==> inputs of trial 31 <==
==> flow/design.v <==
module fullreg #(  parameter N = 16 )(
    input [N-1:0] d,
    output reg [N-1:0] q,
    input clk,
    input en,
    input clr,  
    input rst   
    );
always @(posedge clk,posedge rst) begin
    if(rst)
        q<=0;
    else    
    if(en==1)begin
        if(clr)
            q<=0;
        else
            q<=d;
    end
end
endmodule
module exp_adder_bias (
    input  wire [7:0] exp1,    
    input  wire [7:0] exp2,    
    output wire [7:0] exp_out  
);
    wire [8:0] sum;            
    wire [8:0] sum_minus_bias;
    assign sum = exp1 + exp2;
    assign sum_minus_bias = sum - 9'd127;
    assign exp_out = sum_minus_bias[7:0];
endmodule
module exp_normalizer (
    input  wire        msb_mult,    
    input  wire [7:0]  exp_in,      
    output wire [7:0]  exp_out      
);
    assign exp_out = msb_mult ? (exp_in + 8'd1) : exp_in;
endmodule
module mantissa_normalizer (
    input  wire [47:0] mult_out,    
    output wire [23:0] mant_out     
);
    assign mant_out = mult_out[47] ? 
                      mult_out[47:24] : 
                      mult_out[46:23];
endmodule
module mult24 (
    input  wire [23:0] a,    
    input  wire [23:0] b,    
    output wire [47:0] p     
);
    assign p = $unsigned(a) * $unsigned(b);
endmodule
module fp32mult (
    input  wire [31:0] x1,
    input  wire [31:0] x2,
    input  wire        en,
    input  wire        rst,
    input  wire        clk,
    output wire [31:0] y,
    output wire        ready
);
    wire [31:0] x1_reg;
    wire [31:0] x2_reg;
    fullreg #(32) reg_x1 (.clk(clk), .rst(rst), .clr(1'b0), .en(en), .d(x1), .q(x1_reg));
    fullreg #(32) reg_x2 (.clk(clk), .rst(rst), .clr(1'b0), .en(en), .d(x2), .q(x2_reg));
    wire sign1 = x1_reg[31];
    wire sign2 = x2_reg[31];
    wire [7:0] exp1 = x1_reg[30:23];
    wire [7:0] exp2 = x2_reg[30:23];
    wire [23:0] mant1 = {1'b1, x1_reg[22:0]};  
    wire [23:0] mant2 = {1'b1, x2_reg[22:0]};
    wire sign_result = sign1 ^ sign2;
    wire [7:0] exp_sum;
      wire en_d1;
    wire en_d2;
    exp_adder_bias exp_add_inst (
        .exp1(exp1),
        .exp2(exp2),
        .exp_out(exp_sum)
    );
    wire [47:0] mant_product;
    mult24 mult_inst (
        .a(mant1),
        .b(mant2),
        .p(mant_product)
    );
    wire [7:0] exp_norm;
    exp_normalizer exp_norm_inst (
        .msb_mult(mant_product[47]),
        .exp_in(exp_sum),
        .exp_out(exp_norm)
    );
    wire [23:0] mant_norm;
    mantissa_normalizer mant_norm_inst (
        .mult_out(mant_product),
        .mant_out(mant_norm)
    );
    wire [31:0] result_comb;
    assign result_comb = {sign_result, exp_norm, mant_norm[22:0]};
    fullreg #(32) reg_out (
        .clk(clk),
        .rst(rst),
        .clr(1'b0),
        .en(en_d1),
        .d(result_comb),
        .q(y)
    );
    fullreg #(1) reg_en_stage1 (
        .clk(clk),
        .rst(rst),
        .clr(1'b0),
        .en(1'b1),
        .d(en),
        .q(en_d1)
    );
    fullreg #(1) reg_en_stage2 (
        .clk(clk),
        .rst(rst),
        .clr(1'b0),
        .en(1'b1),
        .d(en_d1),
        .q(en_d2)
    );
    assign ready = en_d2;
endmodule
==> flow/run.sh <==
#!/bin/bash
# the make line also repeats each setting of config.mk as NAME=value (left out here)
make -C /OpenROAD-flow-scripts/flow DESIGN_CONFIG=/design/flow/config.mk WORK_HOME=/design/flow/orfs CLKGATE_MAP_FILE= finish
==> flow/config.mk <==
export PLATFORM = sky130hd
export DESIGN_NAME = fp32mult
export DESIGN_NICKNAME = fp32mult
export VERILOG_FILES = /design/flow/design.v
export SDC_FILE = /design/flow/constraint.sdc
export NUM_CORES = 4
export LEC_CHECK = 0
export ABC_AREA = 1
export CAP_MARGIN = 20
export CORE_MARGIN = 2
export CORE_UTILIZATION = 72
export CTS_CLUSTER_DIAMETER = 396
export CTS_CLUSTER_SIZE = 100
export SETUP_SLACK_MARGIN = -0.4
export SLEW_MARGIN = 20
==> flow/constraint.sdc <==
create_clock -name core_clock -period 4.24 [get_ports {clk}]
set_input_delay 0.8480 -clock core_clock [delete_from_list [all_inputs] [get_ports {clk}]]
set_output_delay 0.8480 -clock core_clock [all_outputs]
set_load 0.01 [all_outputs]
==> build 4 (differences from trial 31) <==
ABC_AREA = not set   (was 1)
CORE_UTILIZATION = 63   (was 72)
CTS_CLUSTER_DIAMETER = 200   (was 396)
SETUP_SLACK_MARGIN = not set   (was -0.4)
==> flow/constraint.sdc (replaced) <==
create_clock -name core_clock -period 10.0 [get_ports {clk}]
set_input_delay 2.0000 -clock core_clock [delete_from_list [all_inputs] [get_ports {clk}]]
set_output_delay 2.0000 -clock core_clock [all_outputs]
set_load 0.01 [all_outputs]
==> build 7 (differences from trial 31) <==
ABC_AREA = not set   (was 1)
CTS_CLUSTER_DIAMETER = not set   (was 396)
CTS_CLUSTER_SIZE = not set   (was 100)
PLACE_DENSITY_LB_ADDON = 0.08   (was not set)
SETUP_SLACK_MARGIN = not set   (was -0.4)
==> flow/constraint.sdc (replaced) <==
create_clock -name core_clock -period 7.14 [get_ports {clk}]
set_input_delay 1.4280 -clock core_clock [delete_from_list [all_inputs] [get_ports {clk}]]
set_output_delay 1.4280 -clock core_clock [all_outputs]
set_load 0.01 [all_outputs]
==> metrics.yaml <==
status: "no timing/DRC/antenna violations"
met1_usage: 0.4294
place_inst: 2923
dieArea_um2: 37490
ys_cells: 2454
The numbers above come from build 4.

==> metrics.yaml <==
setup_violations: 3
status: "failed layout checks"
so.violations: "setup timing"
fin_ws_ns: -0.09152
The numbers above come from build 7.

==> metrics.yaml <==
status: "stopped before the end"
lastStage: "global routing"
tool.error: "[ERROR GRT-0232] Routing congestion too high. Check the congestion heatmap in the GUI."
ys_cells: 3165
place_inst: 3846
met1_usage: 0.7175
dieArea_um2: 35350
cts_buffer_depth: 2
The numbers above come from trial 31.


* * *

==> job 5403: inputs <==
Starts from the design.v that is shown in full above.
clock: 8.69 ns
lec_check: 0
cap_margin: 20
core_margin: 2
core_utilization: 40
slew_margin: 20
run.sh (not shown) runs the stock make flow with config.mk's settings and CLKGATE_MAP_FILE=.
==> inputs of job 3034, as changes to job 5403 <==
--- a/flow/config.mk
+++ b/flow/config.mk
@@ -9,3 +9,4 @@
 export CORE_MARGIN = 2
-export CORE_UTILIZATION = 40
+export CORE_UTILIZATION = 63
+export SETUP_SLACK_MARGIN = 1.37
 export SLEW_MARGIN = 20
==> flow/constraint.sdc (replaced) <==
create_clock -name core_clock -period 5.57 [get_ports {clk}]
set_input_delay 1.1140 -clock core_clock [delete_from_list [all_inputs] [get_ports {clk}]]
set_output_delay 1.1140 -clock core_clock [all_outputs]
set_load 0.01 [all_outputs]
==> notes <==
Job 5403 ran to the end with no violations. Job 3034 completed, yet does not pass: negative setup slack.
Between job 5403 and job 3034, the lower hold slack is in job 5403 (gap 0.82 ps).
Fmax: job 5403 is lower than job 3034 (about 14%).
Non-clock buffer count: job 5403 is lower than job 3034 (272).
In synthesized area, job 3034 and job 5403 do not differ.
Against job 5403, the worst setup slack of job 3034 is lower by 2000 ps.
Against job 3034, the design area of job 5403 is lower by about 11%.
First-iteration DRC count: job 5403 is smaller than job 3034 (about 20%).
Between job 3034 and job 5403, the lower core utilization is in job 5403 (gap 34 points).
Against job 5403, the sequential share of layout area of job 3034 is lower by 0.94 points.
==> figures <==
Outcome: job 5403 complete, no violations; job 3034 failed layout checks
Violated checks: job 5403 -; job 3034 negative setup slack
Fraction of area in registers: job 5403 9.87%; job 3034 8.93%
Worst setup slack for register-to-register paths: job 5403 520 ps; job 3034 -1440 ps
Vias post-DR: job 5403 16600; job 3034 17900
Register Area: job 5403 2450 um^2; job 3034 2490 um^2
Cell count after placement: job 5403 3248; job 3034 3167
R2r endpoint: job 5403 reg_out.q[21]; job 3034 reg_out.q[18]
Die X: job 5403 242 um; job 3034 194 um
Overall global routing resource usage: job 5403 23.4%; job 3034 35.9%
Core Util at FP: job 5403 40.3%; job 3034 63.8%
Final critical path time including I/O delays and setup: job 5403 8170 ps; job 3034 7010 ps
Worst-Margin Slew: job 5403 1170 ps; job 3034 967 ps
Final core utilization: job 5403 44.3%; job 3034 78.7%
Setup total negative slack: job 5403 0 ps; job 3034 -42990 ps
Number of antenna violations at the first check in global routing: job 5403 1; job 3034 3
Worst setup margin: job 5403 519 ps; job 3034 -1440 ps
Clock buf/inv share: job 5403 1.23%; job 3034 1.08%
Detailed placement HPWL: job 5403 51800 um; job 3034 52600 um
Vias per cell: job 5403 5.09; job 3034 5.52
Num tapcells: job 5403 756; job 3034 461
Worst path depth: job 5403 23; job 3034 27
